==> flow/design.v (excerpt) <==
module PPU (
    input clk,
    input rst,
    input i_en,
    input [32-1:0] data_in,
    input [11:0] scaling_factor,
    output logic[6:0] data_out,
    output logic valid,
    output logic [31:0] data_in_out
);
Size: ~3400 cells after synthesis, roughly 40 flip-flops, ~87 I/O pins.
Settings: LEC_CHECK=0, CAP_MARGIN=20, CORE_MARGIN=2, CORE_UTILIZATION=40, SLEW_MARGIN=20; clock period 115.0 ns.
run.sh (not shown) runs the stock make flow with config.mk's settings and CLKGATE_MAP_FILE=.
The starting point finished clean.
==> next run, changes <==
ABC_AREA = 1   (was unset)
CORE_UTILIZATION = 68   (was 40)
CTS_CLUSTER_SIZE = 15   (was unset)
MAX_ROUTING_LAYER = met4   (was unset)
clock period = 70.9 ns   (was 115.0 ns; I/O delays follow)
Effect: Now the flow ended with an error in detailed placement (DPL-0038). Area after synthesis went up by about a fifth. Die size shrinks by a quarter to a third. Synthesized cell count increases by a quarter to a third.
==> next run, changes <==
ABC_AREA = unset   (was 1)
CORE_UTILIZATION = 69   (was 68)
CTS_CLUSTER_SIZE = unset   (was 15)
MAX_ROUTING_LAYER = unset   (was met4)
clock period = 115.0 ns   (was 70.9 ns; I/O delays follow)
=> With this change the flow completed without violations; synthesized cell count came out lower by 25%; synthesized area came out lower by 15%; die area came out lower by 16%.

---

Starting RTL as in the previous note.
Settings: LEC_CHECK=0, CAP_MARGIN=15, CELL_PAD_IN_SITES_DETAIL_PLACEMENT=2, CORE_MARGIN=2, CORE_UTILIZATION=68, GPL_ROUTABILITY_DRIVEN=0, GPL_TIMING_DRIVEN=0, SLEW_MARGIN=5, TNS_END_PERCENT=75; clock period 120.0 ns.
The baseline failed in 3_5_place_dp.
Then changed:
Settings changed: CAP_MARGIN 15 to 20, CELL_PAD_IN_SITES_DETAIL_PLACEMENT 2 to default, CELL_PAD_IN_SITES_GLOBAL_PLACEMENT from default to 0, CORE_UTILIZATION 68 to 40, CTS_CLUSTER_DIAMETER from default to 377, CTS_CLUSTER_SIZE from default to 21, GPL_ROUTABILITY_DRIVEN 0 to default, SETUP_SLACK_MARGIN from default to 1.19, SLEW_MARGIN 5 to 20, TNS_END_PERCENT 75 to 15.
Outcome:
- With this change the flow ran to the end with no violations
- die area came out higher by 68%
- synthesized cell count is unchanged
- synthesized area is unchanged

---

The RTL this note starts from:
==> flow/design.v <==
module PPU (
    input clk,
    input rst,
    input i_en,
    input [32-1:0] data_in,
    input [11:0] scaling_factor,
    output logic[6:0] data_out,
    output logic valid,
    output logic [31:0] data_in_out
);
logic [32 - 1:0] relu_out;
logic [32:0] data_shift;
logic [7:0] data_quant;
logic [8:0] data_temp;
always @(*) begin
    relu_out = (data_in[32 - 1])? 32'd0 : data_in;
    /*verilator lint_off WIDTHEXPAND*/
    /*verilator lint_off WIDTHTRUNC*/
    data_shift = ({relu_out, 1'b0} / scaling_factor);
    /*verilator lint_on WIDTHTRUNC*/
    /*verilator lint_on WIDTHEXPAND*/
    data_temp = (data_shift > 127)? 254 : data_shift[8:0] + {8'b0, data_shift[0]};
end
always @(posedge clk) begin
    if(rst) begin
        valid <= 1'd0;
        data_out <= 7'd0;
        data_in_out <= 32'd0;
    end
    else begin
        valid <= i_en;
        data_out <= (i_en)? data_temp[7:1] : 7'd0;
        data_in_out <= data_in;
    end
end
endmodule
Settings: LEC_CHECK=0, ABC_AREA=0, CAP_MARGIN=0, CORE_ASPECT_RATIO=0.5, CORE_MARGIN=2, CORE_UTILIZATION=64, CTS_CLUSTER_DIAMETER=53, CTS_CLUSTER_SIZE=10, GPL_ROUTABILITY_DRIVEN=0, MIN_ROUTING_LAYER=met1, PLACE_DENSITY=0.9, SETUP_SLACK_MARGIN=5.0, SLEW_MARGIN=20, TNS_END_PERCENT=5; clock period 182.0 ns.
==> next run, changes <==
==> flow/config.mk (replaced) <==
export PLATFORM = sky130hd
export DESIGN_NAME = PPU
export DESIGN_NICKNAME = PPU
export VERILOG_FILES = /design/flow/design.v
export SDC_FILE = /design/flow/constraint.sdc
export NUM_CORES = 4
export LEC_CHECK = 0
export CAP_MARGIN = 20
export CORE_MARGIN = 2
export CORE_UTILIZATION = 57
export SLEW_MARGIN = 20
export TNS_END_PERCENT = 5
==> flow/constraint.sdc (replaced) <==
create_clock -name core_clock -period 98.5 [get_ports {clk}]
set_input_delay 19.7000 -clock core_clock [delete_from_list [all_inputs] [get_ports {clk}]]
set_output_delay 19.7000 -clock core_clock [all_outputs]
set_load 0.01 [all_outputs]
After rerunning:
- The new run completed and failed the layout checks on setup timing
- via count came out higher by about a fifth
- die size came out higher by roughly a tenth
- first-iteration DRC count came out higher slightly
- worst setup slack degrades by 42 ns

---

## v30
RTL: the design.v shown in full above, as it stands there.
==> flow/config.mk <==
export PLATFORM = sky130hd
export DESIGN_NAME = PPU
export DESIGN_NICKNAME = PPU
export VERILOG_FILES = /design/flow/design.v
export SDC_FILE = /design/flow/constraint.sdc
export NUM_CORES = 4
export LEC_CHECK = 0
export CAP_MARGIN = 20
export CELL_PAD_IN_SITES_GLOBAL_PLACEMENT = 2
export CORE_ASPECT_RATIO = 0.5
export CORE_MARGIN = 2
export CORE_UTILIZATION = 40
export CTS_CLUSTER_DIAMETER = 377
export CTS_CLUSTER_SIZE = 100
export GPL_TIMING_DRIVEN = 0
export SETUP_SLACK_MARGIN = 1.19
export SLEW_MARGIN = 20
==> flow/constraint.sdc <==
create_clock -name core_clock -period 120.0 [get_ports {clk}]
set_input_delay 24.0000 -clock core_clock [delete_from_list [all_inputs] [get_ports {clk}]]
set_output_delay 24.0000 -clock core_clock [all_outputs]
set_load 0.01 [all_outputs]
Here is what was changed in the inputs of v5 compared with v30.
- removing CTS_CLUSTER_SIZE (formerly 100)
- removing SETUP_SLACK_MARGIN (formerly 1.19)
- changing CORE_UTILIZATION from 40 to 8
- removing GPL_TIMING_DRIVEN (formerly 0)
- removing CELL_PAD_IN_SITES_GLOBAL_PLACEMENT (formerly 2)
- removing CORE_ASPECT_RATIO (formerly 0.5)
- removing CTS_CLUSTER_DIAMETER (formerly 377)
- changing the clock period (ns, I/O delays scaled along) from 120.0 to 150.0
Findings:
- v30 and v5 all finish clean.
- The remaining max-slew budget at the tightest pin number comes out lower for v30 vs v5.
- For v5, the critical-path cell with the highest stage delay was sky130_fd_sc_hd__o31ai_1, unlike v30, where it was sky130_fd_sc_hd__or4_4.
- Length of routed met3 wiring, v30 and v5: lower on v30
- First-pass iteration count of the detailed router came out exactly the same in v30 and v5.
- v5 vs. v30: total placed cells including tap cells went up by about 70%.
The following lists how v13 was set up differently from v5:
- HOLD_SLACK_MARGIN newly set to -0.09
- TNS_END_PERCENT newly set to 5
- CORE_UTILIZATION changed from 8 to 65
- the clock period (ns, I/O delays scaled along) changed from 150.0 to 101.0
==> results <==
v13 finished all stages; however, its layout fails the closing checks, the failures being negative setup slack. Summary: with v5 as the reference, filler cell count in v13 moved down by more than half. Re first-pass GRT wire length: v13 is 29 mm up on v5. Re final critical-path share of the clock period: v5 and v13 aren't equal, and the higher value belongs to v13.
What v47 does differently from v13 at the input level:
- CORE_UTILIZATION changed from 65 to 58
- HOLD_SLACK_MARGIN removed (was -0.09)
- TNS_END_PERCENT removed (was 5)
- the clock period (ns, I/O delays scaled along) changed from 101.0 to 100.0
[summary]
- STATUS run=v47 STAGES=ALL_DONE FINAL_CHECKS=FAILED CAUSE=negative setup slack
- Compared with v13, v47 shows number of global-route vias before repair that has gone down by a few percent.
- [v47] total detailed-routing wirelength rose 5.8% relative to v13
- On final period utilization: v47 sits below v13.
- Chip height (v13 / v47): 0.946
- Sort v47 and v13 by area overhead of the layout relative to synthesis, ascending, and v13 comes first.
- Compared with v13, in v47 design area picked up an extra about 9%, arrival time of the worst setup path went down 2.65 ns.
- Utilization v13 -> v47: down
- Delta (v47 minus v13): detailed-route via count now larger, die footprint now larger, sequential share of layout area now smaller.

---

Starts from the design.v that is shown in full above.
Settings: LEC_CHECK=0, ABC_AREA=1, CAP_MARGIN=20, CORE_MARGIN=2, CORE_UTILIZATION=62, CTS_CLUSTER_DIAMETER=168, CTS_CLUSTER_SIZE=99, SLEW_MARGIN=20, TNS_END_PERCENT=10; clock period 59.1 ns.
The baseline never finished: it broke off in 4_1_cts on DPL-0033.
==> next run, changes <==
- ABC_AREA: 1 -> not set
- CORE_UTILIZATION: 62 -> 40
- CTS_CLUSTER_DIAMETER: 168 -> not set
- CTS_CLUSTER_SIZE: 99 -> not set
- SETUP_SLACK_MARGIN: not set -> 5.0
- TNS_END_PERCENT: 10 -> not set
- clock period: 59.1 -> 115.0 ns (I/O delays scaled with it)
Result: The changed run passed the timing, design-rule and antenna checks. Synthesized cell count fell by 25%. Die area rose by 31%. Synthesized area fell by 15%.
==> next run, changes <==
- ABC_AREA: not set -> 1
- CORE_UTILIZATION: 40 -> 65
- CTS_CLUSTER_SIZE: not set -> 76
- HOLD_SLACK_MARGIN: not set -> 0.29
- SETUP_SLACK_MARGIN: 5.0 -> not set
- clock period: 115.0 -> 61.7 ns (I/O delays scaled with it)
The changed run died in 3_5_place_dp, error DPL-0033.
Synthesized cell count climbs by a quarter to a third.
Die area drops by a quarter to a third.
Area after synthesis went up by about a fifth.
==> next run, changes <==
- ABC_AREA: 1 -> not set
- CTS_CLUSTER_SIZE: 76 -> not set
- HOLD_SLACK_MARGIN: 0.29 -> -0.1
- MAX_ROUTING_LAYER: not set -> met4
- TNS_END_PERCENT: not set -> 5
- clock period: 61.7 -> 98.5 ns (I/O delays scaled with it)
Now the flow failed in 5_1_grt.
Die area fell by about a fifth.
Synthesized cell count fell by a quarter to a third.
Synthesized area fell by about a fifth.
==> next run, changes <==
- CORE_UTILIZATION: 65 -> 63
- HOLD_SLACK_MARGIN: -0.1 -> -0.08
- MAX_ROUTING_LAYER: met4 -> not set
- clock period: 98.5 -> 100.0 ns (I/O delays scaled with it)
This time the run reached the layout checks and failed them: negative setup slack.
Synthesized area stays the same.
Die size increases by 3.1%.
Synthesized cell count stays the same.
==> next run, changes <==
- CORE_UTILIZATION: 63 -> 68
- CTS_CLUSTER_SIZE: not set -> 50
- HOLD_SLACK_MARGIN: -0.08 -> -0.09
- clock period: 100.0 -> 103.0 ns (I/O delays scaled with it)
Effect: This time the run stopped in 5_1_grt on GRT-0232. Die area drops by 7.2%. Area after synthesis stays the same. Synthesized cell count stays the same.
